## v6
==> flow/design.v (excerpt) <==
module LASER (
    input CLK,
    input RST,
    input [3:0] X,
    input [3:0] Y,
    output reg [3:0] C1X,
    output reg [3:0] C1Y,
    output reg [3:0] C2X,
    output reg [3:0] C2Y,
    output reg DONE);
  parameter DATA_WIDTH      = 4;
  parameter VALID_POINT_NUM = 40;
  parameter VALID_POINT_NUM_BY_FOUR = 10;
  parameter ITER_NUM        = 4;
  parameter VALID_PTS_WIDTH       = 6;
  parameter RADIUS = 4;
  integer idx,depth;
  reg[6:0] currentState, nextState;
  localparam IDLE         = 7'b0000001;
  localparam RD_DATA      = 7'b0000010;
  localparam FIRST_TRY_C1 = 7'b0000100;
  localparam FIND_C2      = 7'b0001000;
  localparam FIND_C1      = 7'b0010000;
  localparam EVAL         = 7'b0100000;
  localparam FINISH         = 7'b1000000;
  wire state_IDLE         = currentState[0];
  wire state_RD_DATA      = currentState[1];
  wire state_FIRST_TRY_C1 = currentState[2];
  wire state_FIND_C2      = currentState[3];
  wire state_FIND_C1      = currentState[4];
  wire state_EVAL         = currentState[5];
  ...
For scale: roughly 1800 cells after synthesis, ~18000 sq um of cells after synthesis.
Settings: LEC_CHECK=0, ABC_AREA=1, CAP_MARGIN=20, CELL_PAD_IN_SITES_GLOBAL_PLACEMENT=3, CORE_ASPECT_RATIO=1.42, CORE_MARGIN=6, CORE_UTILIZATION=63, CTS_CLUSTER_SIZE=91, GPL_ROUTABILITY_DRIVEN=0, GPL_TIMING_DRIVEN=1, HOLD_SLACK_MARGIN=-0.09, MAX_ROUTING_LAYER=met4, PLACE_DENSITY=0.53, SETUP_SLACK_MARGIN=-0.06, SLEW_MARGIN=30; clock period 10.0 ns.
run.sh (not shown) runs the stock make flow with config.mk's settings and CLKGATE_MAP_FILE=.
What ended v6 was a tool error in global placement without I/O; the run never finished.
Here is what was changed in the inputs of v7 compared with v6.
Settings: CORE_MARGIN: 6 -> 2; CORE_ASPECT_RATIO: 1.42 -> unset; HOLD_SLACK_MARGIN: -0.09 -> unset; SETUP_SLACK_MARGIN: -0.06 -> unset; PLACE_DENSITY: 0.53 -> unset; GPL_ROUTABILITY_DRIVEN: 0 -> unset; MAX_ROUTING_LAYER: met4 -> unset; CELL_PAD_IN_SITES_GLOBAL_PLACEMENT: 3 -> unset; GPL_TIMING_DRIVEN: 1 -> unset; SLEW_MARGIN: 30 -> 20; CORE_UTILIZATION: 63 -> 68; CTS_CLUSTER_SIZE: 91 -> unset; the clock period (ns, I/O delays scaled along): 10.0 -> 7.55.
### Flow results
v7: full flow OK, the timing, design-rule and antenna checks passed. Total core area, v6 and v7: smaller value in v7. When v7 is measured against v6, its height of the die turns out 22% lower. Taking v6 as the reference, in v7 area of the synthesized netlist per yosys stat did not really move; floorplan-stage core utilization went up; die size went down; synthesized cell count did not really move.

---

LASER again, from the RTL that the note above started with.
export LEC_CHECK = 0
export CAP_MARGIN = 20
export CORE_MARGIN = 2
export CORE_UTILIZATION = 31
export SLEW_MARGIN = 20
create_clock -name core_clock -period 7.55 [get_ports {CLK}]
Change:
--- a/flow/config.mk
+++ b/flow/config.mk
@@ -9,3 +9,4 @@
 export CORE_MARGIN = 2
-export CORE_UTILIZATION = 31
+export CORE_UTILIZATION = 64
+export SETUP_SLACK_MARGIN = 0.99
 export SLEW_MARGIN = 20
==> flow/constraint.sdc (replaced) <==
create_clock -name core_clock -period 3.77 [get_ports {CLK}]
set_input_delay 0.7540 -clock core_clock [delete_from_list [all_inputs] [get_ports {CLK}]]
set_output_delay 0.7540 -clock core_clock [all_outputs]
set_load 0.01 [all_outputs]
With this change the flow aborted during global routing (5_1_grt) (DPL-0033).
Synthesized cell count does not change.
Area after synthesis is unchanged.
Die area fell by 51%.
Change:
--- a/flow/config.mk
+++ b/flow/config.mk
@@ -9,4 +9,5 @@
 export CORE_MARGIN = 2
-export CORE_UTILIZATION = 64
-export SETUP_SLACK_MARGIN = 0.99
+export CORE_UTILIZATION = 71
+export PLACE_DENSITY = 0.65
+export SETUP_SLACK_MARGIN = 1.57
 export SLEW_MARGIN = 20
==> flow/constraint.sdc (replaced) <==
create_clock -name core_clock -period 5.43 [get_ports {CLK}]
set_input_delay 1.0860 -clock core_clock [delete_from_list [all_inputs] [get_ports {CLK}]]
set_output_delay 1.0860 -clock core_clock [all_outputs]
set_load 0.01 [all_outputs]
This time the run completed and failed the layout checks on negative setup slack.
Synthesized cell count does not change.
Area after synthesis does not change.
Die area drops by 9.6%.
Change:
--- a/flow/config.mk
+++ b/flow/config.mk
@@ -9,5 +9,3 @@
 export CORE_MARGIN = 2
-export CORE_UTILIZATION = 71
-export PLACE_DENSITY = 0.65
-export SETUP_SLACK_MARGIN = 1.57
+export CORE_UTILIZATION = 40
 export SLEW_MARGIN = 20
==> flow/constraint.sdc (replaced) <==
create_clock -name core_clock -period 6.5 [get_ports {CLK}]
set_input_delay 1.3000 -clock core_clock [delete_from_list [all_inputs] [get_ports {CLK}]]
set_output_delay 1.3000 -clock core_clock [all_outputs]
set_load 0.01 [all_outputs]
Result: The changed run finished with timing, DRC and antenna clean; worst setup slack improves by 1.9 ns; register-to-register slack gets better by 1.9 ns; core utilization is lower by 45 points; clock power went down by about 17%; wire length came out lower by 46%; synthesized cell count is unchanged; area after synthesis is unchanged; sequential power fell by about 20%; power fell by 30%; global-route usage is lower by 30 points; count of clock-buffer cells in the layout is unchanged.
Change:
--- a/flow/config.mk
+++ b/flow/config.mk
@@ -9,3 +9,3 @@
 export CORE_MARGIN = 2
-export CORE_UTILIZATION = 40
+export CORE_UTILIZATION = 64
 export SLEW_MARGIN = 20
==> flow/constraint.sdc (replaced) <==
create_clock -name core_clock -period 3.51 [get_ports {CLK}]
set_input_delay 0.7020 -clock core_clock [delete_from_list [all_inputs] [get_ports {CLK}]]
set_output_delay 0.7020 -clock core_clock [all_outputs]
set_load 0.01 [all_outputs]
Outcome: This time the run completed, yet does not pass: negative setup slack; die size is lower by 37%; global-route usage is higher by 14 points; first-iteration DRC count is higher by 25%; non-clock buffer count is higher by 178.
Change:
--- a/flow/config.mk
+++ b/flow/config.mk
@@ -9,3 +9,5 @@
 export CORE_MARGIN = 2
-export CORE_UTILIZATION = 64
+export CORE_UTILIZATION = 70
+export CTS_CLUSTER_SIZE = 24
+export SETUP_SLACK_MARGIN = -0.31
 export SLEW_MARGIN = 20
Result: The changed run finished with negative setup slack left; clock skew came out lower by 0.0077 ns; routed wire length came out higher by 64%; combinational power came out higher by 24%.
Power and IR drop assume default switching activity.
